run 1:
==> flow/design.v <==
module AMBA_APB(
  input logic pclk,
  input logic prst_n,
  input logic [4:0] paddr,
  input logic pselx,
  input logic penable,
  input logic pwrite,
  input logic [31:0] pwdata,
  output logic pready,
  output logic [31:0] prdata
);
  reg [31:0] mem[31:0];
  typedef enum {
    IDLE    = 0,
    SETUP   = 1,
    ACCESS  = 2,
    XXX     = 3
  } state_e;
  state_e state, next;
  always_ff @(posedge pclk or negedge prst_n)
    if (!prst_n)  state <= IDLE;
    else          state <= next;
  always_comb begin
    next = XXX;
    case (state)
      IDLE: begin
        if (pselx & !penable) next = SETUP;
        else                  next = IDLE;
      end
      SETUP: begin
        if (penable & pselx)  next = ACCESS;
      end
      ACCESS: begin
        if (pready)           next = IDLE;
        else                  next = ACCESS;
      end
      default: begin
        next = IDLE;
      end
    endcase
  end
  always_ff @(posedge pclk or negedge prst_n) begin
    if (!prst_n) begin
      pready <= 0;
      prdata <= 0;
    end
    else begin
      if (next == ACCESS) begin
        if (pwrite) begin
          mem[paddr] <= pwrite ? pwdata : mem[paddr];
        end
        else begin
          prdata     <= mem[paddr];
        end
        pready       <= 1;
      end
      else begin
        pready       <= 0;
      end
    end
  end
endmodule
make LEC_CHECK=0 ABC_AREA=1 CAP_MARGIN=5 CELL_PAD_IN_SITES_DETAIL_PLACEMENT=0 CELL_PAD_IN_SITES_GLOBAL_PLACEMENT=0 CORE_ASPECT_RATIO=0.56 CORE_MARGIN=2 CORE_UTILIZATION=71 GPL_ROUTABILITY_DRIVEN=1 MIN_ROUTING_LAYER=met1 PLACE_DENSITY=0.64 SLEW_MARGIN=20 TNS_END_PERCENT=100 finish   # period 2.68 ns
run.sh (not shown) runs the stock make flow with config.mk's settings and CLKGATE_MAP_FILE=.
Run 1: flow completed, timing, DRC and antenna clean
Input-level comparison between run 2 and run 1:
Settings: removing TNS_END_PERCENT (formerly 100); removing GPL_ROUTABILITY_DRIVEN (formerly 1); changing CORE_UTILIZATION from 71 to 40; removing CELL_PAD_IN_SITES_DETAIL_PLACEMENT (formerly 0); changing PLACE_DENSITY from 0.64 to 0.6; removing ABC_AREA (formerly 1); removing CELL_PAD_IN_SITES_GLOBAL_PLACEMENT (formerly 0); changing CAP_MARGIN from 5 to 20; removing CORE_ASPECT_RATIO (formerly 0.56); removing MIN_ROUTING_LAYER (formerly met1); changing the clock period (ns, I/O delays scaled along) from 2.68 to 5.0.
Findings:
Destination of the critical timing path = prdata[29]: run 1; destination of the critical timing path = mem[14][5]: run 2. Run 2 ends up with lower synthesis-to-finish area growth than run 1 does. Every stage of the flow completed for run 2, and the final layout passed the timing, DRC and antenna checks. Run 2 ended up with a lower power share of the sequential group than run 1 did. On internal portion of total power, run 2 does better than run 1.
Changes in run 3 relative to run 2:
Settings: CELL_PAD_IN_SITES_GLOBAL_PLACEMENT: unset -> 2; GPL_TIMING_DRIVEN: unset -> 0; SLEW_MARGIN: 20 -> 15; HOLD_SLACK_MARGIN: unset -> 0.23; CORE_ASPECT_RATIO: unset -> 1.54; PLACE_DENSITY: 0.6 -> unset; CORE_MARGIN: 2 -> 5; CAP_MARGIN: 20 -> 15; ABC_AREA: unset -> 0.
- Run 3 reached the end of the flow, and the finished layout is clean on the timing, DRC and antenna checks.
- Share of final layout cell area taken by clock buffers and inverters in run 3 vs run 2: up 0.48 points
- Compared with run 2, total power in run 3 increased by a few percent.
- Number of inverters outside the clock class in the layout came out exactly the same in run 3 and run 2.
- Of run 3 and run 2, it is run 3 that has the higher instance count on the critical path.
- Run 2 → run 3: final wirelength went up about 20%; logic area went down 1.5%.
Modified inputs, run 4 compared to run 3
Settings: GPL_TIMING_DRIVEN: 0 -> unset; SLEW_MARGIN: 15 -> 20; CTS_CLUSTER_DIAMETER: unset -> 172; PLACE_DENSITY: unset -> 0.6; CAP_MARGIN: 15 -> 0; ABC_AREA: 0 -> 1; CELL_PAD_IN_SITES_GLOBAL_PLACEMENT: 2 -> unset; CTS_CLUSTER_SIZE: unset -> 10; CORE_UTILIZATION: 40 -> 72; SETUP_SLACK_MARGIN: unset -> 0.52; CORE_MARGIN: 5 -> 2; CORE_ASPECT_RATIO: 1.54 -> unset; HOLD_SLACK_MARGIN: 0.23 -> unset; the clock period (ns, I/O delays scaled along): 5.0 -> 2.23.
## What came out
Per the comparison of run 4 with run 3, register share of the cell area has decreased; area of the synthesized netlist per yosys stat has increased; total wire length after detailed routing has decreased; post-synthesis average cell area has decreased; via count has increased. Run 3 → run 4: total power now larger, post-synth net total +1222. What the final checks of run 4 revealed, after a flow that finished every stage, was a layout that fails on negative setup slack. Against run 3, mapped cell area in run 4 rose by a little under 10%. Run 3 has lower number of standard cells in the layout, taps in and fillers out than run 4. Register area: run 3 vs run 4 — no meaningful difference. Run 4 falls short of run 3 in final design instance area without fill.
Setup changes, run 4 to run 5
Settings: CAP_MARGIN now 20, was 0; CTS_CLUSTER_DIAMETER no longer set, was 172; CTS_CLUSTER_SIZE no longer set, was 10; ABC_AREA no longer set, was 1; SETUP_SLACK_MARGIN no longer set, was 0.52; CORE_UTILIZATION now 40, was 72; the clock period (ns, I/O delays scaled along) now 3.51, was 2.23.
==> results <==
In run 4 the implementation ran to completion but is not tape-out ready, as the final checks report negative setup slack. Run 5 has completed all stages; timing, DRC and antenna checks passed. For the routing usage on met2, run 5 came in 28 points lower than run 4 did. Number of buffers and inverters on the critical path in run 5 is 3 below run 4. When run 5 is measured against run 4, its power turns out 36% lower. Compared with run 4, in run 5 clock power fell about 34%, total wire length after detailed routing saw a decrease, cell count after synthesis now smaller, relative area change from synthesis to final layout dropped 3.6 points, clock transition at the registers of the reported paths now sits at about the same level. Compared with run 4, the detailed router inserted fewer vias in run 5.

---

== try-sierra ==
// AMBA_APB: RTL as listed in full above, without the edits since
clock: 5.0 ns
lec_check: 0
abc_area: 1
cap_margin: 15
core_margin: 2
core_utilization: 40
hold_slack_margin: 0.02
setup_slack_margin: 0.17
slew_margin: 15
try-sierra completed end to end with timing, DRC and antenna clean.
Here is what was changed in the inputs of try-zinc compared with try-sierra.
# try-sierra
export LEC_CHECK = 0
export ABC_AREA = 1
export CAP_MARGIN = 15
export CORE_MARGIN = 2
export CORE_UTILIZATION = 40
export HOLD_SLACK_MARGIN = 0.02
export SETUP_SLACK_MARGIN = 0.17
export SLEW_MARGIN = 15
create_clock -name core_clock -period 5.0 [get_ports {pclk}]
# try-zinc
export LEC_CHECK = 0
export CAP_MARGIN = 20
export CORE_MARGIN = 2
export CORE_UTILIZATION = 26
export PLACE_DENSITY = 0.6
export SLEW_MARGIN = 20
create_clock -name core_clock -period 3.51 [get_ports {pclk}]
## What came out
For try-sierra, the origin of the worst setup path was penable, unlike try-zinc, where it was paddr[2]. Diff try-sierra -> try-zinc: part of the total power dissipated in the clock network saw a decrease; area of the chip shows an increase of about 40%. Looking at class of the most critical hold timing path, the flip-flop to flip-flop result is from try-sierra; the input port to async pin one comes from try-zinc. [try-zinc vs try-sierra] worst hold slack: lower in try-zinc. On worst setup slack, the higher figure sits with try-sierra, not try-zinc. Looking at met1 layer wirelength in the final routing, try-zinc sits below try-sierra. Power: try-zinc draws more than try-sierra.
Modified inputs, try-amber compared to try-zinc
# try-zinc
export LEC_CHECK = 0
export CAP_MARGIN = 20
export CORE_MARGIN = 2
export CORE_UTILIZATION = 26
export PLACE_DENSITY = 0.6
export SLEW_MARGIN = 20
create_clock -name core_clock -period 3.51 [get_ports {pclk}]
# try-amber
export LEC_CHECK = 0
export CAP_MARGIN = 20
export CORE_MARGIN = 2
export CORE_UTILIZATION = 9
export PLACE_DENSITY = 0.6
export SLEW_MARGIN = 20
create_clock -name core_clock -period 5.06 [get_ports {pclk}]
Findings:
- | count of clock buffers in the final design | try-amber vs try-zinc | about 4.7% lower |
- Utilization (higher): try-zinc
- Reported for try-zinc and try-amber, count of nets left with antenna violations after detail routing turned out identical to the last digit.
- Taking try-amber as 1.0, try-zinc lands at 0.931 on placed standard-cell area.
- NOTE: met1 usage in global routing in try-amber falls short of that of try-zinc
- | post-route standard cell area excluding fillers | try-amber vs try-zinc | 6.2% higher |
- From try-zinc to try-amber the numbers moved as follows: routed length on met1 went up; total half-perimeter wirelength after legalization and detailed placement saw an increase.
--- input diff try-amber..try-maple ---
# try-amber
export LEC_CHECK = 0
export CAP_MARGIN = 20
export CORE_MARGIN = 2
export CORE_UTILIZATION = 9
export PLACE_DENSITY = 0.6
export SLEW_MARGIN = 20
create_clock -name core_clock -period 5.06 [get_ports {pclk}]
# try-maple
export LEC_CHECK = 0
export ABC_AREA = 0
export CAP_MARGIN = 20
export CELL_PAD_IN_SITES_DETAIL_PLACEMENT = 0
export CELL_PAD_IN_SITES_GLOBAL_PLACEMENT = 1
export CORE_ASPECT_RATIO = 0.92
export CORE_MARGIN = 2
export CORE_UTILIZATION = 72
export GPL_ROUTABILITY_DRIVEN = 1
export MIN_ROUTING_LAYER = met1
export PLACE_DENSITY = 0.35
export SETUP_SLACK_MARGIN = 0.55
export SLEW_MARGIN = 20
export TNS_END_PERCENT = 40
create_clock -name core_clock -period 2.03 [get_ports {pclk}]
--- outcome ---
try-maple did not finish; a tool error ended it in global routing.
From try-amber to try-maple, post-synthesis net count did not move at all.
try-maple ends up with a placer congestion estimate that is about 15% higher than in try-amber.
Comparing try-maple and try-amber, the lower die area was measured on try-maple.
try-amber has a higher placed cell count than try-maple.
Count of mapped cells out of synthesis essentially unchanged between try-maple and try-amber.
### try-maple -> try-willow
# try-maple
export LEC_CHECK = 0
export ABC_AREA = 0
export CAP_MARGIN = 20
export CELL_PAD_IN_SITES_DETAIL_PLACEMENT = 0
export CELL_PAD_IN_SITES_GLOBAL_PLACEMENT = 1
export CORE_ASPECT_RATIO = 0.92
export CORE_MARGIN = 2
export CORE_UTILIZATION = 72
export GPL_ROUTABILITY_DRIVEN = 1
export MIN_ROUTING_LAYER = met1
export PLACE_DENSITY = 0.35
export SETUP_SLACK_MARGIN = 0.55
export SLEW_MARGIN = 20
export TNS_END_PERCENT = 40
create_clock -name core_clock -period 2.03 [get_ports {pclk}]
# try-willow
export LEC_CHECK = 0
export ABC_AREA = 1
export CAP_MARGIN = 20
export CELL_PAD_IN_SITES_DETAIL_PLACEMENT = 0
export CELL_PAD_IN_SITES_GLOBAL_PLACEMENT = 0
export CORE_ASPECT_RATIO = 0.56
export CORE_MARGIN = 2
export CORE_UTILIZATION = 72
export CTS_CLUSTER_DIAMETER = 235
export GPL_ROUTABILITY_DRIVEN = 1
export MIN_ROUTING_LAYER = met1
export PLACE_DENSITY_LB_ADDON = 0.12
export SLEW_MARGIN = 20
export TNS_END_PERCENT = 40
create_clock -name core_clock -period 2.45 [get_ports {pclk}]
Results
Of the two values seen for main logic family after synthesis, AND-OR/OR-AND gates was produced by try-maple and simple AND/OR/NAND/NOR gates by try-willow. Going from try-maple to try-willow, overall die height shrinks by 19%. The lower initial standard-cell utilization of the core came out of try-maple. Relative to try-maple, try-willow improves post-placement setup slack. try-willow against try-maple: count of instantiated cells in the yosys netlist rose by 1222, area of the core rose by 3800 um^2, synthesized cell count rose by about 53%. try-willow — count of instances resized after the clock tree is built 65 lower, try-maple as reference. The higher mux contribution to synthesized area of try-willow and try-maple is in try-maple. Taking try-willow as 1.0, try-maple lands at 0.930 on area of the mapped netlist. Although try-willow finished all stages, its layout failed final checks on setup timing.
What try-lagoon does differently from try-willow at the input level:
# try-willow
export LEC_CHECK = 0
export ABC_AREA = 1
export CAP_MARGIN = 20
export CELL_PAD_IN_SITES_DETAIL_PLACEMENT = 0
export CELL_PAD_IN_SITES_GLOBAL_PLACEMENT = 0
export CORE_ASPECT_RATIO = 0.56
export CORE_MARGIN = 2
export CORE_UTILIZATION = 72
export CTS_CLUSTER_DIAMETER = 235
export GPL_ROUTABILITY_DRIVEN = 1
export MIN_ROUTING_LAYER = met1
export PLACE_DENSITY_LB_ADDON = 0.12
export SLEW_MARGIN = 20
export TNS_END_PERCENT = 40
create_clock -name core_clock -period 2.45 [get_ports {pclk}]
# try-lagoon
export LEC_CHECK = 0
export ABC_AREA = 1
export CAP_MARGIN = 0
export CORE_MARGIN = 2
export CORE_UTILIZATION = 72
export CTS_CLUSTER_DIAMETER = 172
export CTS_CLUSTER_SIZE = 10
export PLACE_DENSITY = 0.6
export SLEW_MARGIN = 20
create_clock -name core_clock -period 2.03 [get_ports {pclk}]
Findings:
Although try-lagoon finished all stages, its layout failed final checks on setup timing. try-lagoon: synthesis-to-finish area growth is 5.0 points higher than what try-willow reported. Between try-willow and try-lagoon, the flow reports number of rows created at floorplan increasing by more than a quarter. Comparing total power for try-lagoon and try-willow, the smaller number came from try-willow. try-lagoon -> try-willow: area share of and/or/nand/nor cells after synthesis delta 0, exact match. Compared with try-willow, try-lagoon shows a higher final area. | cell count | try-lagoon vs try-willow | 3.1% higher |.
Power figures rest on the tool's default switching activity, not on a simulated workload.
